## amber
==> flow/design.v (excerpt) <==
module breakout
	(
		input         clk,
		input         resetn,        
		input  [1:0]  go,            
		input         paddle_tick,   
		input         ball_tick,     
		output [8:0]  x,
		output [7:0]  y,
		output [2:0]  colour,
		output        plot
	);
Settings: LEC_CHECK=0, ABC_AREA=1, CAP_MARGIN=20, CORE_ASPECT_RATIO=1.43, CORE_MARGIN=2, CORE_UTILIZATION=72, CTS_CLUSTER_DIAMETER=340, CTS_CLUSTER_SIZE=10, PLACE_DENSITY_LB_ADDON=0.12, SETUP_SLACK_MARGIN=1.54, SLEW_MARGIN=20; clock period 5.18 ns.
run.sh (not shown) runs the stock make flow with config.mk's settings and CLKGATE_MAP_FILE=.
The log for amber ends in 5_1_grt with error GRT-0232, so the run never completed.
Modified inputs, willow compared to amber
- SETUP_SLACK_MARGIN: 1.54 -> unset
- CTS_CLUSTER_SIZE: 10 -> 21
- ABC_AREA: 1 -> unset
- CORE_ASPECT_RATIO: 1.43 -> unset
- CTS_CLUSTER_DIAMETER: 340 -> unset
- PLACE_DENSITY_LB_ADDON: 0.12 -> unset
- CORE_UTILIZATION: 72 -> 66
- the clock period (ns, I/O delays scaled along): 5.18 -> 6.72
--- outcome ---
willow finished every stage; the final checks, however, were not passed, the failures being negative setup slack. Looking at post-synthesis adder-cell area fraction, willow sits below amber. willow reports a lower synthesized cell count than amber does. willow ends up with a number of clock buffers inserted by TritonCTS that is 4 lower than in amber. The net count entering floorplan in amber is 1.07 times that in willow. willow gives more post-synthesis average cell area than amber did. Count of port buffers added during placement: amber vs willow identical. Delta (willow minus amber): post-CTS setup repair buffer count -38%, area fraction in mux cells +2.2 points, netlist area before placement +1000 um^2, share of synthesized area occupied by flip-flops and latches -2.0 points.
> inputs changed (willow -> xenon)
- SETUP_SLACK_MARGIN newly set to 2.02
- CTS_CLUSTER_SIZE removed (was 21)
- CORE_UTILIZATION changed from 66 to 70
- the clock period (ns, I/O delays scaled along) changed from 6.72 to 8.22
Findings:
xenon went all the way through the flow, and no timing, DRC or antenna check failed.
Compared willow against xenon; share of total power consumed by net switching within noise.
Max worst reg-to-reg setup slack across willow and xenon: xenon
ND.x[8] as the timing endpoint of the critical path was reported by xenon, and ND.y[0] by willow.
Taking willow as the reference, in xenon power consumption shrank by 15%; setup slack moved up; fraction of area in multi-input gates increased by 2.8 points relative to the old numbers; highest achievable clock rate fell by 5.3%; synthesized cell count essentially unchanged.
Summary: with willow as the reference, tapcell count in xenon moved down by a few percent.
## Diff of input files: juniper against xenon
- setting ABC_AREA to 1 for the first time
- changing CORE_UTILIZATION from 70 to 68
- changing SETUP_SLACK_MARGIN from 2.02 to 1.85
- setting CTS_CLUSTER_SIZE to 13 for the first time
- changing the clock period (ns, I/O delays scaled along) from 8.22 to 7.0
### Flow results
The flow ran to completion for all of xenon and juniper but juniper, which stopped partway. Stage in which a tool error killed juniper: 5_1_grt. In juniper, the area fraction in full adders, half adders and majority gates came out 0.37 points above the value in xenon. [juniper] x dimension of the die fell about 1.4% relative to xenon. When juniper is set beside xenon, its chip area in the Yosys report turns out to be about 6% smaller.
Changes in onyx relative to juniper:
- SETUP_SLACK_MARGIN no longer set, was 1.85
- PLACE_DENSITY now 0.67, previously not set
- CTS_CLUSTER_SIZE now 37, was 13
- ABC_AREA no longer set, was 1
- CORE_UTILIZATION now 72, was 68
- SLEW_MARGIN now 40, was 20
- the clock period (ns, I/O delays scaled along) now 10.8, was 7.0
--- outcome ---
- Of juniper and onyx, only juniper never reached the final stage.
- Stage in which a tool error killed juniper: 5_1_grt.
- On die size, onyx and juniper are basically level.
- [compare] base=juniper new=onyx: post-synth net total lost 163, synthesized-area fraction occupied by xor and xnor cells up 3.7 points, area of the placeable core shows no meaningful change.
- onyx — tally of unique sky130hd cells used after synthesis about 80% higher, juniper as reference


Setup of run A:
breakout again, from the RTL that the note above started with.
clock: 5.18 ns
lec_check: 0
abc_area: 1
cap_margin: 20
core_aspect_ratio: 0.71
core_margin: 2
core_utilization: 72
cts_cluster_diameter: 343
cts_cluster_size: 10
hold_slack_margin: 0.3
place_density_lb_addon: 0.12
setup_slack_margin: 1.54
slew_margin: 20
Run A failed in 5_1_grt with GRT-0232.
Here is what was changed in the inputs of run B compared with run A.
- a change of CORE_UTILIZATION from 72 to 40
- a deleted CTS_CLUSTER_DIAMETER that had been 343
- a deleted ABC_AREA that had been 1
- a deleted PLACE_DENSITY_LB_ADDON that had been 0.12
- a deleted CTS_CLUSTER_SIZE that had been 10
- a deleted SETUP_SLACK_MARGIN that had been 1.54
- a deleted HOLD_SLACK_MARGIN that had been 0.3
- a deleted CORE_ASPECT_RATIO that had been 0.71
- a change of the clock period (ns, I/O delays scaled along) from 5.18 to 20.0
==> comparison <==
- The final layout from run B, which completed every stage, passed the timing, design-rule and antenna checks at the end of the flow.
- Post-synthesis sequential area ratio: run B vs run A down 2.0 points
- From run A to run B the numbers moved as follows: row count climbed 64%; HPWL after detailed placement lost 4400 um.
- Run B vs run A, routability-driven placement congestion ratio went down by about 17%.
- Diff run A -> run B | basic-gate share of the synthesized area counting and, or, nand and nor cells | decrease of 3.4 points
- Between run B and run A, it is run B whose post-synth net total is lower, by 163.
- Number of standard cells after synthesis: run B vs run A down 163
- On post-cts sizing count: between run B and run A, it ends up lower for run B.
- Synthesized chip area reported by yosys: lower on run A
#### Input delta (run C over run B)
- HOLD_SLACK_MARGIN newly set to -0.1
- PLACE_DENSITY_LB_ADDON newly set to 0.08
==> results <==
The reported sequential group power of run B and that of run C are within noise of each other.
Diff run B -> run C: total non-filler cell area in the finished layout held, portion of the post-synthesis area used by sequential elements comparable.
Setup changes, run C to run D
- changing CORE_UTILIZATION from 40 to 72
- removing HOLD_SLACK_MARGIN (formerly -0.1)
- removing PLACE_DENSITY_LB_ADDON (formerly 0.08)
- changing the clock period (ns, I/O delays scaled along) from 20.0 to 8.68
### Flow results
- Area of the placeable core ended up 45% lower on run D than on run C.
- Synthesis-to-layout area growth: run D < run C
- Run D: maximum vdd ir drop is about 200% higher than what run C reported.
- Compared with run C, run D shows setup slack of the critical path after layout lower by 10.33 ns.
- Looking at fraction of area in registers across run D and run C, the one that comes out higher is run D.
- In run D the shortest clock period the worst path allows after layout turned out 0.99 ns lower than in run C.
- Run C reports its termination of the worst setup path as ND.x[7] while run D reports ND.x[6].
- Post-route total power on run D is behind run C.
The following lists how run E was set up differently from run D:
- CTS_CLUSTER_SIZE newly set to 13
- CTS_CLUSTER_DIAMETER newly set to 318
- ABC_AREA newly set to 1
- the clock period (ns, I/O delays scaled along) changed from 8.68 to 7.66
Flow for run E halted at 5_1_grt, error code ODB-0269. Diff run D -> run E: die area fell about 5.6%, synthesized cell count rose 163, share of synthesized cell area in and-or and or-and compound cells fell 5.7 points. Run E vs. run D: count of boundary I/O pins now sits at about the same level, post-synthesis adder-cell area fraction climbed 0.37 points, area figure in the yosys stat output went down, fraction of the core area occupied by cells at floorplan moved up. Compared with run D, horizontal extent of the die in run E decreased by a few percent.


Setup of job 101:
breakout again, from the RTL that the note above started with.
Settings: LEC_CHECK=0, ABC_AREA=0, CAP_MARGIN=20, CELL_PAD_IN_SITES_DETAIL_PLACEMENT=2, CORE_MARGIN=9, CORE_UTILIZATION=37, CTS_CLUSTER_DIAMETER=235, MAX_ROUTING_LAYER=met4, PLACE_DENSITY=0.82, SLEW_MARGIN=20; clock period 6.58 ns.
The flow ended early for job 101: it failed with a tool error in global routing.
## Diff of input files: job 102 against job 101
==> flow/config.mk <==
export PLATFORM = sky130hd
export DESIGN_NAME = breakout
export DESIGN_NICKNAME = breakout
export VERILOG_FILES = /design/flow/design.v
export SDC_FILE = /design/flow/constraint.sdc
export NUM_CORES = 4
export LEC_CHECK = 0
export ABC_AREA = 1
export CAP_MARGIN = 20
export CORE_MARGIN = 2
export CORE_UTILIZATION = 72
export CTS_CLUSTER_SIZE = 13
export SETUP_SLACK_MARGIN = 1.94
export SLEW_MARGIN = 20
==> flow/constraint.sdc <==
create_clock -name core_clock -period 6.77 [get_ports {clk}]
set_input_delay 1.3540 -clock core_clock [delete_from_list [all_inputs] [get_ports {clk}]]
set_output_delay 1.3540 -clock core_clock [all_outputs]
set_load 0.01 [all_outputs]
Job 102 failed in global routing with GRT-0116. Job 102 vs job 101 — die extent in x dropped 34%. Relative to job 101, the number of rows created at floorplan measured on job 102 has decreased by more than a quarter. Job 102 against job 101: register area share after synthesis increased 2.0 points; number of clock sinks roughly the same; synthesized area now smaller; gate count of the mapped netlist up 163; xor-xnor portion of the synthesized cell area fell by 3.7 points. Share of synthesized area spent on multiplexers: job 102 and job 101 compared, higher one is job 101. Summary of job 102 over job 101: number of distinct standard cells referenced by the synthesized netlist fell 44%, clock buffer count from CTS went down 3, die outline area now sits lower.
Here is what was changed in the inputs of job 103 compared with job 102.
--- a/flow/config.mk
+++ b/flow/config.mk
@@ -6,9 +6,6 @@
 export NUM_CORES = 4
 export LEC_CHECK = 0
-export ABC_AREA = 1
 export CAP_MARGIN = 20
 export CORE_MARGIN = 2
-export CORE_UTILIZATION = 72
-export CTS_CLUSTER_SIZE = 13
-export SETUP_SLACK_MARGIN = 1.94
+export CORE_UTILIZATION = 66
 export SLEW_MARGIN = 20
==> flow/constraint.sdc <==
create_clock -name core_clock -period 6.72 [get_ports {clk}]
set_input_delay 1.3440 -clock core_clock [delete_from_list [all_inputs] [get_ports {clk}]]
set_output_delay 1.3440 -clock core_clock [all_outputs]
set_load 0.01 [all_outputs]
### Flow results
- Layout checks on job 103: not met. Flow itself completed; violations: setup timing.
- The die outline width in job 103 was higher than what job 102 gave.
- On job 103: instance count after placement with tap cells included is 223 lower than what job 102 gave.
- In job 103 relative to job 102, synthesized cell count had gone down by a few percent.
What job 104 does differently from job 103 at the input level:
--- a/flow/config.mk
+++ b/flow/config.mk
@@ -8,4 +8,4 @@
 export CAP_MARGIN = 20
 export CORE_MARGIN = 2
-export CORE_UTILIZATION = 66
+export CORE_UTILIZATION = 22
 export SLEW_MARGIN = 20
==> flow/constraint.sdc <==
create_clock -name core_clock -period 9.36 [get_ports {clk}]
set_input_delay 1.8720 -clock core_clock [delete_from_list [all_inputs] [get_ports {clk}]]
set_output_delay 1.8720 -clock core_clock [all_outputs]
set_load 0.01 [all_outputs]
Notes after the runs:
- Job 104 finished every step from synthesis to the final layout, and the layout passed the timing, design-rule and antenna checks.
- Critical path arrival ends up lower on job 103.
- On maximum operating frequency, job 103 beats job 104.
- The higher per-cell via count in the routed design of job 104 and job 103 is in job 103.
- The share of total power in the clock network of job 104 exceeds that of job 103 by 5.3 points.
- Compared with job 103, job 104 shows a higher number of clock buffers in the layout.
- Where worst hold slack is concerned, job 103 is better than job 104.
- Sort job 104 and job 103 by area overhead of the layout relative to synthesis asc -> top: job 104
- Cmp job 104 and job 103 / global-route usage over all layers / higher: job 103
- Compared with job 103, in job 104 number of gates given a new drive strength after cts now smaller; power density normalized to cell area -about 21%.
Modified inputs, job 105 compared to job 104
--- a/flow/config.mk
+++ b/flow/config.mk
@@ -8,4 +8,5 @@
 export CAP_MARGIN = 20
 export CORE_MARGIN = 2
-export CORE_UTILIZATION = 22
-export SLEW_MARGIN = 20
+export CORE_UTILIZATION = 67
+export CTS_CLUSTER_SIZE = 37
+export SLEW_MARGIN = 40
==> flow/constraint.sdc <==
create_clock -name core_clock -period 10.4 [get_ports {clk}]
set_input_delay 2.0800 -clock core_clock [delete_from_list [all_inputs] [get_ports {clk}]]
set_output_delay 2.0800 -clock core_clock [all_outputs]
set_load 0.01 [all_outputs]
- In summary, job 105 completed successfully, with a layout that passed the timing, design-rule and antenna checks.
- Job 105 vs. job 104: clock power share dropped 0.7 points, setup slack climbed 0.56 ns.
- Relative to job 104, the combinational cell fraction of total power of job 105 is higher by 0.9 points.
Power and IR drop assume default switching activity.
